Design pipeline, start of the top module:
module pipeline(
input clk,
input rst_n,
input signed [8:0] x_in,
input signed [8:0] y_in,
input signed [31:0] phase_in,
input in_valid,
output signed [8:0] x_out,
output signed [8:0] y_out,
output signed [31:0] phase_out,
output out_valid
);
    wire signed [8:0] x_stage [0:31];
    wire signed [8:0] y_stage [0:31];
    wire signed [31:0] phase_stage [0:31];
    assign x_stage[0] = x_in;
    assign y_stage[0] = y_in;
    assign phase_stage[0] = phase_in;
genvar i;
generate
        for (i = 0; i < 31; i = i + 1) begin : cordic_stages
            cordic_phase_shifter #(
                .DEPTH(i),
                .LOG2_PHASE_SCALE(0)
            ) stage_inst (
                .clk(clk),
                .rst_n(rst_n),
                .x_in(x_stage[i]),
                .y_in(y_stage[i]),
                .p(phase_stage[i]),
                .x_out(x_stage[i+1]),
                .y_out(y_stage[i+1]),
                .phase_final(phase_stage[i+1])
            );
        end
endgenerate
    reg [30:0] valid_stage;
    always @(posedge clk) begin
        if (!rst_n)
            valid_stage <= 31'd0;
        else
            valid_stage <= {valid_stage[29:0], in_valid};
    end
    assign out_valid = valid_stage[30];
    assign x_out = x_stage[31];
    assign y_out = y_stage[31];
    assign phase_out = phase_stage[31];
endmodule
Size: roughly 0.11 mm^2 of cells after synthesis.
clock: 2.88 ns
lec_check: 0
cap_margin: 5
core_aspect_ratio: 0.98
core_margin: 2
core_utilization: 72
cts_cluster_diameter: 106
cts_cluster_size: 28
gpl_routability_driven: 0
setup_slack_margin: -0.28
slew_margin: 40
run.sh (not shown) runs the stock make flow with config.mk's settings and CLKGATE_MAP_FILE=.
The first run finished but failed the layout checks on setup timing.
Next try:
Settings changed: CAP_MARGIN 5 to 20, CORE_ASPECT_RATIO 0.98 to default, CORE_MARGIN 2 to 6, CORE_UTILIZATION 72 to 23, CTS_CLUSTER_DIAMETER 106 to default, CTS_CLUSTER_SIZE 28 to default, GPL_ROUTABILITY_DRIVEN 0 to default, SETUP_SLACK_MARGIN -0.28 to default, SLEW_MARGIN 40 to 25.
Clock period 2.88 ns to 4.63 ns, I/O delays scaled along.
Result: The new run finished clean; utilization is lower by 59 points; synthesized area is unchanged; sequential share of layout area is higher by 0.91 points; clock-buffer cell count is higher by 142.
Next try:
Settings changed: CAP_MARGIN 20 to 5, CORE_MARGIN 6 to 2, CORE_UTILIZATION 23 to 72, CTS_CLUSTER_DIAMETER from default to 70, CTS_CLUSTER_SIZE from default to 33, SETUP_SLACK_MARGIN from default to -0.27, SLEW_MARGIN 25 to 40.
Clock period 4.63 ns to 2.83 ns, I/O delays scaled along.
The changed run completed, yet does not pass: setup timing.
Cell count drops by 15%.
Utilization climbs by 64 points.
First-iteration DRC count climbs by about 130%.
Global-route usage climbs by 28 points.
Next try:
Settings changed: CAP_MARGIN 5 to 20, CTS_CLUSTER_DIAMETER 70 to default, CTS_CLUSTER_SIZE 33 to default, SETUP_SLACK_MARGIN -0.27 to 0.47, SLEW_MARGIN 40 to 20.
Clock period 2.83 ns to 4.08 ns, I/O delays scaled along.
Outcome: With this change the flow passed the timing, DRC and antenna checks; maximum frequency decreases by about 2.5%; non-clock buffer count decreases by 1651; cell area decreases by 12%; wire length decreases by about 24%; synthesized area does not change.


The RTL this note starts from:
==> flow/design.v <==
module cordic_phase_shifter #(parameter DEPTH = 1, LOG2_PHASE_SCALE = 1)(
input clk,
input rst_n,
input signed [8:0] x_in,
input signed [8:0] y_in,
input signed [31:0] p,
output reg signed [8:0] x_out,
output reg signed [8:0] y_out,
output reg signed [31:0] phase_final
);
wire signed [31:0] atan_table [0:30];
   assign atan_table[0]  = 32'b00100000000000000000000000000000; 
   assign atan_table[1]  = 32'b00010010111001000000010100011101; 
   assign atan_table[2]  = 32'b00001001111110110011100001011011; 
   assign atan_table[3]  = 32'b00000101000100010001000111010100; 
   assign atan_table[4]  = 32'b00000010100010110000110101000011;
   assign atan_table[5]  = 32'b00000001010001011101011111100001;
   assign atan_table[6]  = 32'b00000000101000101111011000011110;
   assign atan_table[7]  = 32'b00000000010100010111110001010101;
   assign atan_table[8]  = 32'b00000000001010001011111001010011;
   assign atan_table[9]  = 32'b00000000000101000101111100101110;
   assign atan_table[10] = 32'b00000000000010100010111110011000;
   assign atan_table[11] = 32'b00000000000001010001011111001100;
   assign atan_table[12] = 32'b00000000000000101000101111100110;
   assign atan_table[13] = 32'b00000000000000010100010111110011;
   assign atan_table[14] = 32'b00000000000000001010001011111001;
   assign atan_table[15] = 32'b00000000000000000101000101111101;
   assign atan_table[16] = 32'b00000000000000000010100010111110;
   assign atan_table[17] = 32'b00000000000000000001010001011111;
   assign atan_table[18] = 32'b00000000000000000000101000101111;
   assign atan_table[19] = 32'b00000000000000000000010100011000;
   assign atan_table[20] = 32'b00000000000000000000001010001100;
   assign atan_table[21] = 32'b00000000000000000000000101000110;
   assign atan_table[22] = 32'b00000000000000000000000010100011;
   assign atan_table[23] = 32'b00000000000000000000000001010001;
   assign atan_table[24] = 32'b00000000000000000000000000101000;
   assign atan_table[25] = 32'b00000000000000000000000000010100;
   assign atan_table[26] = 32'b00000000000000000000000000001010;
   assign atan_table[27] = 32'b00000000000000000000000000000101;
   assign atan_table[28] = 32'b00000000000000000000000000000010;
   assign atan_table[29] = 32'b00000000000000000000000000000001;
   assign atan_table[30] = 32'b00000000000000000000000000000000;
reg signed [8:0] next_x_out, next_y_out;
reg signed [31:0] next_phase_final;
wire signed [31:0] atan_val;
always @(posedge clk) begin
    if (!rst_n) begin
        x_out <= x_in;
        y_out <= y_in;
        phase_final <= p;
    end 
    else begin
        x_out <= next_x_out;
        y_out <= next_y_out;
        phase_final <= next_phase_final;
    end
end
localparam [8:0] DEPTH_CASTED = DEPTH[8:0];
assign atan_val = atan_table[DEPTH_CASTED] >>> LOG2_PHASE_SCALE;
always @* begin
    next_x_out = x_in + (y_in >>> DEPTH_CASTED);
    next_y_out = y_in - (x_in >>> DEPTH_CASTED);
    next_phase_final = p + atan_val;
    if (p[31] == 1'b0) begin
        next_x_out = x_in - (y_in >>> DEPTH_CASTED);
        next_y_out = y_in + (x_in >>> DEPTH_CASTED);
        next_phase_final = p - atan_val;
    end
end
endmodule
module pipeline(
input clk,
input rst_n,
input signed [8:0] x_in,
input signed [8:0] y_in,
input signed [31:0] phase_in,
input in_valid,
output signed [8:0] x_out,
output signed [8:0] y_out,
output signed [31:0] phase_out,
output out_valid
);
    wire signed [8:0] x_stage [0:31];
    wire signed [8:0] y_stage [0:31];
    wire signed [31:0] phase_stage [0:31];
    assign x_stage[0] = x_in;
    assign y_stage[0] = y_in;
    assign phase_stage[0] = phase_in;
genvar i;
generate
        for (i = 0; i < 31; i = i + 1) begin : cordic_stages
            cordic_phase_shifter #(
                .DEPTH(i),
                .LOG2_PHASE_SCALE(0)
            ) stage_inst (
                .clk(clk),
                .rst_n(rst_n),
                .x_in(x_stage[i]),
                .y_in(y_stage[i]),
                .p(phase_stage[i]),
                .x_out(x_stage[i+1]),
                .y_out(y_stage[i+1]),
                .phase_final(phase_stage[i+1])
            );
        end
endgenerate
    reg [30:0] valid_stage;
    always @(posedge clk) begin
        if (!rst_n)
            valid_stage <= 31'd0;
        else
            valid_stage <= {valid_stage[29:0], in_valid};
    end
    assign out_valid = valid_stage[30];
    assign x_out = x_stage[31];
    assign y_out = y_stage[31];
    assign phase_out = phase_stage[31];
endmodule
Settings: LEC_CHECK=0, ABC_AREA=0, CAP_MARGIN=35, CELL_PAD_IN_SITES_GLOBAL_PLACEMENT=3, CORE_ASPECT_RATIO=0.65, CORE_MARGIN=4, CORE_UTILIZATION=70, CTS_CLUSTER_DIAMETER=169, GPL_ROUTABILITY_DRIVEN=0, GPL_TIMING_DRIVEN=1, MAX_ROUTING_LAYER=met4, PLACE_DENSITY_LB_ADDON=0.22, SETUP_SLACK_MARGIN=-0.26, SLEW_MARGIN=20; clock period 3.31 ns.
The starting point never finished: it broke off in 3_1_place_gp_skip_io (FLW-0024).
Then changed:
Settings changed: ABC_AREA 0 to default, CAP_MARGIN 35 to 20, CELL_PAD_IN_SITES_GLOBAL_PLACEMENT 3 to default, CORE_ASPECT_RATIO 0.65 to default, CORE_MARGIN 4 to 2, CORE_UTILIZATION 70 to 59, CTS_CLUSTER_DIAMETER 169 to default, GPL_ROUTABILITY_DRIVEN 0 to default, GPL_TIMING_DRIVEN 1 to default, MAX_ROUTING_LAYER met4 to default, PLACE_DENSITY_LB_ADDON 0.22 to default, SETUP_SLACK_MARGIN -0.26 to 1.9.
Clock period 3.31 ns to 8.01 ns, I/O delays scaled along.
With this change the flow passed the timing, DRC and antenna checks.
Die size grows by 16%.
Synthesized area is unchanged.
Synthesized cell count is unchanged.
Then changed:
Settings changed: ABC_AREA from default to 1, CORE_UTILIZATION 59 to 40, CTS_CLUSTER_DIAMETER from default to 188, GPL_TIMING_DRIVEN from default to 0, PLACE_DENSITY_LB_ADDON from default to 0.14, SETUP_SLACK_MARGIN 1.9 to default.
Clock period 8.01 ns to 10.0 ns, I/O delays scaled along.
Result:
- first-iteration DRC count goes up by 80%
- hold slack hardly moves
- global-route usage goes down by 0.67 points
- routed wire length goes up by 74%
- area after synthesis goes up by 21%
- count of clock-buffer cells in the layout goes down by 7
- design area goes up by 22%
- critical path depth goes down by 3
- flip-flop count is unchanged
Then changed:
Settings changed: CELL_PAD_IN_SITES_DETAIL_PLACEMENT from default to 2, CELL_PAD_IN_SITES_GLOBAL_PLACEMENT from default to 0, CORE_ASPECT_RATIO from default to 1.72, CTS_CLUSTER_SIZE from default to 30, GPL_ROUTABILITY_DRIVEN from default to 0, PLACE_DENSITY_LB_ADDON 0.14 to 0.06, SLEW_MARGIN 20 to 5, TNS_END_PERCENT from default to 50.
Clock period 10.0 ns to 3.04 ns, I/O delays scaled along.
The changed run failed in 3_5_place_dp on DPL-0033.
Synthesized area stays the same.
Die area hardly moves.
Synthesized cell count is unchanged.
Then changed:
Settings changed: ABC_AREA 1 to default, CAP_MARGIN 20 to 15, CELL_PAD_IN_SITES_DETAIL_PLACEMENT 2 to default, CELL_PAD_IN_SITES_GLOBAL_PLACEMENT 0 to default, CORE_ASPECT_RATIO 1.72 to default, CORE_UTILIZATION 40 to 72, CTS_CLUSTER_DIAMETER 188 to 356, CTS_CLUSTER_SIZE 30 to default, GPL_ROUTABILITY_DRIVEN 0 to default, GPL_TIMING_DRIVEN 0 to default, PLACE_DENSITY_LB_ADDON 0.06 to default, SETUP_SLACK_MARGIN from default to 0.72, SLEW_MARGIN 5 to 30, TNS_END_PERCENT 50 to default.
Clock period 3.04 ns to 2.94 ns, I/O delays scaled along.
The changed run never finished: it broke off in 5_1_grt; die area is lower by 54%; synthesized area is lower by 17%; synthesized cell count is lower by 45%.
Then changed:
Settings changed: ABC_AREA from default to 1, CAP_MARGIN 15 to 20, CORE_ASPECT_RATIO from default to 0.89, CORE_MARGIN 2 to 6, CORE_UTILIZATION 72 to 23, CTS_CLUSTER_DIAMETER 356 to default, CTS_CLUSTER_SIZE from default to 39, MIN_ROUTING_LAYER from default to met1, PLACE_DENSITY from default to 0.41, SETUP_SLACK_MARGIN 0.72 to default, SLEW_MARGIN 30 to 25, TNS_END_PERCENT from default to 40.
Clock period 2.94 ns to 5.17 ns, I/O delays scaled along.
Now the flow completed with no timing, DRC or antenna violations.
Area after synthesis goes up by 21%.
Die area grows to 3.8 times its value.
Synthesized cell count came out higher by 83%.
